==> inputs of job 8153 <==
==> flow/design.v (excerpt) <==
module breakout(
    input  clk,
    input  rst,
    input  rota,
    input  rotb,
    input  de,
    output red,
    output green,
    output blue,
    output hsync,
    output vsync
    );
==> flow/config.mk <==
export PLATFORM = sky130hd
export DESIGN_NAME = breakout
export DESIGN_NICKNAME = breakout
export VERILOG_FILES = /design/flow/design.v
export SDC_FILE = /design/flow/constraint.sdc
export NUM_CORES = 4
export LEC_CHECK = 0
export ABC_AREA = 1
export CAP_MARGIN = 20
export CELL_PAD_IN_SITES_DETAIL_PLACEMENT = 2
export CELL_PAD_IN_SITES_GLOBAL_PLACEMENT = 1
export CORE_MARGIN = 5
export CORE_UTILIZATION = 40
export CTS_CLUSTER_SIZE = 37
export GPL_TIMING_DRIVEN = 0
export HOLD_SLACK_MARGIN = -0.1
export MIN_ROUTING_LAYER = met1
export SLEW_MARGIN = 25
export TNS_END_PERCENT = 70
==> flow/constraint.sdc <==
create_clock -name core_clock -period 13.4 [get_ports {clk}]
set_input_delay 2.6800 -clock core_clock [delete_from_list [all_inputs] [get_ports {clk}]]
set_output_delay 2.6800 -clock core_clock [all_outputs]
set_load 0.01 [all_outputs]
run.sh (not shown) runs the stock make flow with config.mk's settings and CLKGATE_MAP_FILE=.
==> job 7663: changes against job 8153 <==
==> flow/config.mk (replaced) <==
export PLATFORM = sky130hd
export DESIGN_NAME = breakout
export DESIGN_NICKNAME = breakout
export VERILOG_FILES = /design/flow/design.v
export SDC_FILE = /design/flow/constraint.sdc
export NUM_CORES = 4
export LEC_CHECK = 0
export ABC_AREA = 1
export CAP_MARGIN = 20
export CORE_MARGIN = 2
export CORE_UTILIZATION = 70
export CTS_CLUSTER_SIZE = 16
export PLACE_DENSITY_LB_ADDON = 0.16
export SETUP_SLACK_MARGIN = 1.95
export SLEW_MARGIN = 20
==> flow/constraint.sdc (replaced) <==
create_clock -name core_clock -period 7.37 [get_ports {clk}]
set_input_delay 1.4740 -clock core_clock [delete_from_list [all_inputs] [get_ports {clk}]]
set_output_delay 1.4740 -clock core_clock [all_outputs]
set_load 0.01 [all_outputs]
==> summary of the runs <==
Final cell count: job 7663 is smaller than job 8153 (about 9%). In job 8153 the via count is higher than in job 7663, by about 3%. Of job 7663 and job 8153, job 7663 has the higher sequential power (gap 81%, measured against job 8153). Core utilization: job 8153 is lower than job 7663 (32 points).
==> figures <==
                                                                                 job 7663                          job 8153
Run status                                                        complete, no violations           complete, no violations
1st-iter DRT viols                                                                   1243                               447
Routed len/inst                                                                   16.1 um                           20.6 um
Multi-input combinational cell area                                          0.00770 mm^2                      0.00767 mm^2
Data required time at the worst endpoint                                          5.90 ns                          10.72 ns
CP Buf/Inv Count                                                                        3                                 2
Cell at the slowest stage of the critical path                   sky130_fd_sc_hd__dfxtp_1  sky130_fd_sc_hd__clkdlybuf4s50_1
Number of cell instances on the worst register-to-register path                        17                                16
Skew final                                                                      0.0202 ns                         0.0127 ns
Clkbuf count                                                                           18                                17


==> run a: inputs <==
Starting RTL as in the previous note.
clock: 16.3 ns
lec_check: 0
abc_area: 1
cap_margin: 30
core_margin: 2
core_utilization: 68
hold_slack_margin: 0.3
setup_slack_margin: -1.27
slew_margin: 20
==> run b (differences from run a) <==
- CAP_MARGIN: 30 -> 20
- HOLD_SLACK_MARGIN: 0.3 -> default
- SETUP_SLACK_MARGIN: -1.27 -> 1.95
==> flow/constraint.sdc (replaced) <==
create_clock -name core_clock -period 7.37 [get_ports {clk}]
set_input_delay 1.4740 -clock core_clock [delete_from_list [all_inputs] [get_ports {clk}]]
set_output_delay 1.4740 -clock core_clock [all_outputs]
set_load 0.01 [all_outputs]
==> run c (differences from run a) <==
- CAP_MARGIN: 30 -> 20
- CORE_UTILIZATION: 68 -> 72
- HOLD_SLACK_MARGIN: 0.3 -> default
- SETUP_SLACK_MARGIN: -1.27 -> 0.68
==> flow/constraint.sdc (replaced) <==
create_clock -name core_clock -period 5.97 [get_ports {clk}]
set_input_delay 1.1940 -clock core_clock [delete_from_list [all_inputs] [get_ports {clk}]]
set_output_delay 1.1940 -clock core_clock [all_outputs]
set_load 0.01 [all_outputs]
==> results <==
Status: run c no timing/DRC/antenna violations; run b no timing/DRC/antenna violations; run a no timing/DRC/antenna violations
Share of total power consumed by net switching: run c 0.283; run b 0.284; run a 0.270
Starting Density: run c 0.729; run b 0.695; run a 0.695
Placed Area: run c 12600 um2; run b 12600 um2; run a 12600 um2
GRT met3 Usage: run c 0.0561; run b 0.0674; run a 0.0585
Clock network power consumption: run c 0.00117 W; run b 0.000969 W; run a 0.000453 W
Total length of routed met2 wires: run c 15.7 mm; run b 15.5 mm; run a 15.2 mm
Repair and plain buffers: run c 21; run b 19; run a 19
Filler cell count: run c 1323; run b 1486; run a 1490
Tool warnings: run c 39; run b 40; run a 39
Post-Route Utilization: run c 0.775; run b 0.739; run a 0.738
Total number of nets in the final design: run c 1941; run b 1939; run a 1939
Unrepaired setup endpoints after global routing: run c no; run b yes; run a no
Worst stage delay on the critical path: run c 0.51 ns; run b 0.73 ns; run a 0.55 ns
Met1 layer wirelength in the final routing: run c 14.2 mm; run b 14.3 mm; run a 14.6 mm
Area of the multi-input gates: run c 7690 um2; run b 7700 um2; run a 7670 um2
Met3 wire length: run c 2.86 mm; run b 2.81 mm; run a 2.32 mm
Count of cells resized by post-cts repair: run c 0; run b 1; run a 0
Static power due to leakage: run c 5.89 nW; run b 5.90 nW; run a 5.90 nW
DR vias: run c 12500; run b 12300; run a 12200
Post-Route Hold Slack: run c 0.470 ns; run b 0.476 ns; run a 0.476 ns
Taps Inserted: run c 225; run b 229; run a 229
Clock tree skew after final layout: run c 0.0112 ns; run b 0.0208 ns; run a 0.0156 ns
Share of power burned in combinational logic: run c 0.071; run b 0.071; run a 0.069
Power figures rest on the tool's default switching activity, not on a simulated workload.
